==> job 3867 <==
// TCAM_TOP
module TCAM_TOP (
        input                   CLK
       ,input                   RESET
       ,input                   SEARCH
       ,input                   SETTING
       ,input   [DATA_BITS-1:0] KEY
       ,input   [IDWID-1:0]     SETTING_ID
       ,input   [MASKWID-1:0]   SETTING_MASKID
       ,input   [IDWID-1:0]     SETTING_PRIORITY
       ,output  [IDWID-1:0]     RULEID
       ,output                  SETTING_COMPLETE
       ,output                  SEARCH_COMPLETE
       ,output                  MISMATCH
       ,input                     DDR3_AVL_INIT
       ,input   [SDRAM_DATA-1:0]  DDR3_AVL_READDATA
       ,input                     DDR3_AVL_WAITREQUEST
       ,input                     DDR3_AVL_READDATAVALID
       ,output                    DDR3_AVL_READ
       ,output                    DDR3_AVL_WRITE
       ,output  [SDRAM_ADDR-1:0]  DDR3_AVL_ADDRESS
       ,output  [SDRAM_DATA-1:0]  DDR3_AVL_WRITEDATA
       ,output                    DDR3_AVL_BURSTCOUNT
       ,output                    DDR3_AVL_INITCOMPLETE
	);
    parameter   DATA_BITS = 128;  
    parameter   FRAGMENTS = 8;	 
    parameter   FRAG_BITS = 3;	 
    parameter   IDWID     = 16;   
    parameter   MASKWID   = 18;
    parameter   SDRAM_ADDR = 19;
    parameter   SDRAM_DATA = 256;
    localparam  FRAG_WID  = (DATA_BITS/FRAGMENTS);
    localparam  ADDR_WID  = FRAG_BITS+FRAG_WID;
    localparam  PRIOWID   = IDWID;
    localparam  KWID      = DATA_BITS;
    localparam  SEGWID    = 2+IDWID+MASKWID+KWID+PRIOWID;  
    wire [ DATA_BITS-1:0 ] in_key      = KEY;
  ...
clock: 10.0 ns
lec_check: 0
abc_area: 0
cap_margin: 20
core_aspect_ratio: 0.6
core_margin: 9
core_utilization: 40
cts_cluster_size: 99
max_routing_layer: met5
min_routing_layer: met2
slew_margin: 10
run.sh (not shown) runs the stock make flow with config.mk's settings and CLKGATE_MAP_FILE=.
==> job 7346 (differences from job 3867) <==
Settings changed: ABC_AREA 0 to default, CORE_ASPECT_RATIO 0.6 to default, CORE_MARGIN 9 to 2, CORE_UTILIZATION 40 to 66, CTS_CLUSTER_SIZE 99 to default, MAX_ROUTING_LAYER met5 to default, MIN_ROUTING_LAYER met2 to default, SETUP_SLACK_MARGIN from default to 1.05, SLEW_MARGIN 10 to 20.
==> flow/constraint.sdc (replaced) <==
create_clock -name core_clock -period 4.06 [get_ports {CLK}]
set_input_delay 0.8120 -clock core_clock [delete_from_list [all_inputs] [get_ports {CLK}]]
set_output_delay 0.8120 -clock core_clock [all_outputs]
set_load 0.01 [all_outputs]
==> comparison table <==
metric	job 3867	job 7346
Run status	timing/DRC/antenna clean	timing/DRC/antenna clean
Power Sequential	14.1 mW	34.7 mW
Nets@finish	7,919	8,000
Maximum VDD drop	0.0001545 V	0.0005251 V
Sequential fraction of total cell area	0.6333	0.6358
DP HPWL	163,000 um	144,700 um
Wire length on met2	130,800 um	110,000 um
Worst endpoint required time	8000 ps	3250 ps
Die X-Extent	676.2 um	400.9 um
DR WL met3	112,700 um	9045 um
Tapcell Cnt	3,431	2,058
Count of tool warnings	162	120
First-pass GRT wire length	377,500 um	346,300 um
Post-detailed-route wirelength per cell	22.86 um	22.77 um
Count of standard-cell rows	144	145


==> 03-08: inputs <==
TCAM_TOP again, from the RTL that the note above started with.
==> flow/config.mk <==
export PLATFORM = sky130hd
export DESIGN_NAME = TCAM_TOP
export DESIGN_NICKNAME = TCAM_TOP
export VERILOG_FILES = /design/flow/design.v
export SDC_FILE = /design/flow/constraint.sdc
export NUM_CORES = 4
export LEC_CHECK = 0
export CAP_MARGIN = 20
export CORE_MARGIN = 2
export CORE_UTILIZATION = 51
export GPL_ROUTABILITY_DRIVEN = 1
export MAX_ROUTING_LAYER = met4
export PLACE_DENSITY_LB_ADDON = 0.05
export SETUP_SLACK_MARGIN = 1.08
export SLEW_MARGIN = 20
==> flow/constraint.sdc <==
create_clock -name core_clock -period 3.75 [get_ports {CLK}]
set_input_delay 0.7500 -clock core_clock [delete_from_list [all_inputs] [get_ports {CLK}]]
set_output_delay 0.7500 -clock core_clock [all_outputs]
set_load 0.01 [all_outputs]
==> 12-27 (differences from 03-08) <==
==> flow/config.mk (replaced) <==
export PLATFORM = sky130hd
export DESIGN_NAME = TCAM_TOP
export DESIGN_NICKNAME = TCAM_TOP
export VERILOG_FILES = /design/flow/design.v
export SDC_FILE = /design/flow/constraint.sdc
export NUM_CORES = 4
export LEC_CHECK = 0
export ABC_AREA = 1
export CAP_MARGIN = 20
export CORE_MARGIN = 2
export CORE_UTILIZATION = 72
export CTS_CLUSTER_DIAMETER = 119
export CTS_CLUSTER_SIZE = 10
export SETUP_SLACK_MARGIN = 0.89
export SLEW_MARGIN = 20
==> flow/constraint.sdc (replaced) <==
create_clock -name core_clock -period 3.12 [get_ports {CLK}]
set_input_delay 0.6240 -clock core_clock [delete_from_list [all_inputs] [get_ports {CLK}]]
set_output_delay 0.6240 -clock core_clock [all_outputs]
set_load 0.01 [all_outputs]
==> 10-05 (differences from 03-08) <==
==> flow/config.mk (replaced) <==
export PLATFORM = sky130hd
export DESIGN_NAME = TCAM_TOP
export DESIGN_NICKNAME = TCAM_TOP
export VERILOG_FILES = /design/flow/design.v
export SDC_FILE = /design/flow/constraint.sdc
export NUM_CORES = 4
export LEC_CHECK = 0
export ABC_AREA = 1
export CAP_MARGIN = 20
export CORE_MARGIN = 2
export CORE_UTILIZATION = 40
export CTS_CLUSTER_SIZE = 37
export SETUP_SLACK_MARGIN = 2.06
export SLEW_MARGIN = 20
==> flow/constraint.sdc (replaced) <==
create_clock -name core_clock -period 10.0 [get_ports {CLK}]
set_input_delay 2.0000 -clock core_clock [delete_from_list [all_inputs] [get_ports {CLK}]]
set_output_delay 2.0000 -clock core_clock [all_outputs]
set_load 0.01 [all_outputs]
==> results <==
- Of 03-08 and 12-27, 03-08 has the higher worst hold slack (gap 0.16 ns).
- Clock-buffer cell count, highest first: 12-27, 03-08, 10-05.
- Between 10-05 and 03-08, the lower combinational power is in 10-05 (gap about 60%, measured against 03-08).
- Worst setup slack: 03-08 is worse than 10-05 (3.1 ns).
- Between 10-05 and 12-27, the lower die area is in 12-27 (gap about 80%, measured against 12-27).
- Synthesized area is the same in 12-27 and 10-05.
- The highest sequential share of layout area belongs to 12-27, the lowest to 03-08.
- Global-route usage, highest first: 12-27, 03-08, 10-05.
- Via count: 03-08 is smaller than 12-27 (21%).
- In 12-27 the first-iteration DRC count is larger than in 03-08, by 130%.
- Between 10-05 and 03-08, the lower sequential power is in 10-05 (gap about 60%, measured against 03-08).


==> run a: inputs <==
TCAM_TOP again, from the RTL that the note above started with.
==> flow/design.v (excerpt) <==
module TCAM_TOP (
        input                   CLK
       ,input                   RESET
       ,input                   SEARCH
       ,input                   SETTING
       ,input   [DATA_BITS-1:0] KEY
       ,input   [IDWID-1:0]     SETTING_ID
       ,input   [MASKWID-1:0]   SETTING_MASKID
       ,input   [IDWID-1:0]     SETTING_PRIORITY
       ,output  [IDWID-1:0]     RULEID
       ,output                  SETTING_COMPLETE
       ,output                  SEARCH_COMPLETE
       ,output                  MISMATCH
       ,input                     DDR3_AVL_INIT
       ,input   [SDRAM_DATA-1:0]  DDR3_AVL_READDATA
       ,input                     DDR3_AVL_WAITREQUEST
       ,input                     DDR3_AVL_READDATAVALID
       ,output                    DDR3_AVL_READ
       ,output                    DDR3_AVL_WRITE
       ,output  [SDRAM_ADDR-1:0]  DDR3_AVL_ADDRESS
       ,output  [SDRAM_DATA-1:0]  DDR3_AVL_WRITEDATA
       ,output                    DDR3_AVL_BURSTCOUNT
       ,output                    DDR3_AVL_INITCOMPLETE
	);
export LEC_CHECK = 0
export CAP_MARGIN = 35
export CORE_MARGIN = 2
export CORE_UTILIZATION = 72
export CTS_CLUSTER_DIAMETER = 54
export CTS_CLUSTER_SIZE = 17
export HOLD_SLACK_MARGIN = 0.1
export PLACE_DENSITY = 0.42
export SETUP_SLACK_MARGIN = 0.93
export SLEW_MARGIN = 15
create_clock -name core_clock -period 3.12 [get_ports {CLK}]
==> inputs of run b, as changes to run a <==
Settings changed: CAP_MARGIN 35 to 20, CTS_CLUSTER_DIAMETER 54 to 119, CTS_CLUSTER_SIZE 17 to 10, HOLD_SLACK_MARGIN 0.1 to not set, PLACE_DENSITY 0.42 to not set, PLACE_DENSITY_LB_ADDON set to 0.0, SETUP_SLACK_MARGIN 0.93 to 0.89, SLEW_MARGIN 15 to 20.
==> metrics.yaml <==
grt_pass1_wl_mm: 369
clock-skew-final_ns: 0.0702
status: "complete, but fails checks"
postRouteAntennaNets: 1
area.growth.synth_to_final_pct: 18.6
p_seq_frac: 0.517
wl_met2_mm: 124
crit_slowest_cell: "dfrtp_1"
power.total_w: 0.0874
cts_resized: 529
violatedChecks: "antenna violations"
comb_power_share: 0.045
cts_max_level: 5
(the above is from run b)
==> metrics.yaml <==
status: "timing/DRC/antenna clean"
crit_slowest_cell: "dfrtp_2"
nNetsFinal: 7944
wl_met2_mm: 112
comb_power_share: 0.051
grt_pass1_wl_mm: 345
cts_max_level: 4
yosys_cells: 6811
clock-skew-final_ns: 0.0283
(the above is from run a)


==> inputs of trial 15 <==
Starting RTL as in the previous note.
==> flow/config.mk <==
export PLATFORM = sky130hd
export DESIGN_NAME = TCAM_TOP
export DESIGN_NICKNAME = TCAM_TOP
export VERILOG_FILES = /design/flow/design.v
export SDC_FILE = /design/flow/constraint.sdc
export NUM_CORES = 4
export LEC_CHECK = 0
export CAP_MARGIN = 35
export CORE_MARGIN = 2
export CORE_UTILIZATION = 72
export CTS_CLUSTER_DIAMETER = 204
export CTS_CLUSTER_SIZE = 16
export SETUP_SLACK_MARGIN = 0.93
export SLEW_MARGIN = 15
==> flow/constraint.sdc <==
create_clock -name core_clock -period 3.14 [get_ports {CLK}]
set_input_delay 0.6280 -clock core_clock [delete_from_list [all_inputs] [get_ports {CLK}]]
set_output_delay 0.6280 -clock core_clock [all_outputs]
set_load 0.01 [all_outputs]
==> inputs of trial 54, as changes to trial 15 <==
==> flow/config.mk (replaced) <==
export PLATFORM = sky130hd
export DESIGN_NAME = TCAM_TOP
export DESIGN_NICKNAME = TCAM_TOP
export VERILOG_FILES = /design/flow/design.v
export SDC_FILE = /design/flow/constraint.sdc
export NUM_CORES = 4
export LEC_CHECK = 0
export CAP_MARGIN = 20
export CORE_MARGIN = 2
export CORE_UTILIZATION = 38
export SLEW_MARGIN = 20
==> flow/constraint.sdc (replaced) <==
create_clock -name core_clock -period 14.1 [get_ports {CLK}]
set_input_delay 2.8200 -clock core_clock [delete_from_list [all_inputs] [get_ports {CLK}]]
set_output_delay 2.8200 -clock core_clock [all_outputs]
set_load 0.01 [all_outputs]
==> results <==
quantity	trial 15	trial 54
Run status	timing/DRC/antenna clean	timing/DRC/antenna clean
Number of cells after detailed placement	9150	10700
Antenna violations before repair	20	38
Met1 Usage GRT	43.9%	24.8%
Fraction of power spent switching nets	22.3%	22.2%
Peak supply drop	745 uV	116 uV
Count of cell instances traversed by the critical path	5	3
Nature of the critical path startpoint	flip-flop	input port
Fin Clk Skew	0.0287 ns	0.0676 ns
Tap cells	1903	3589
Filler instances	7452	23700
Cell internal power dissipation	58.9 mW	15.3 mW
Final nets	7969	7949
Cycle use final	71.8%	51.0%
Power Total	75.9 mW	19.7 mW
CP Data Arrival Time	2.83 ns	4.37 ns
Cell area reported after detailed placement	0.113 sq mm	0.113 sq mm
Number of buffers and inverters on the critical path	1	2
Detailed-route via count	54300	52700
Floorplan utilization	72.5%	38.1%
Via count of the first global-routing pass	57300	55100
Power density over the cells	634 mW/mm^2	158 mW/mm^2
Critical path's slowest cell	sky130_fd_sc_hd__nor4_1	sky130_fd_sc_hd__clkdlybuf4s50_1
Relative contribution of combinational cells to total power	5.2%	4.2%
Power and IR drop assume default switching activity.
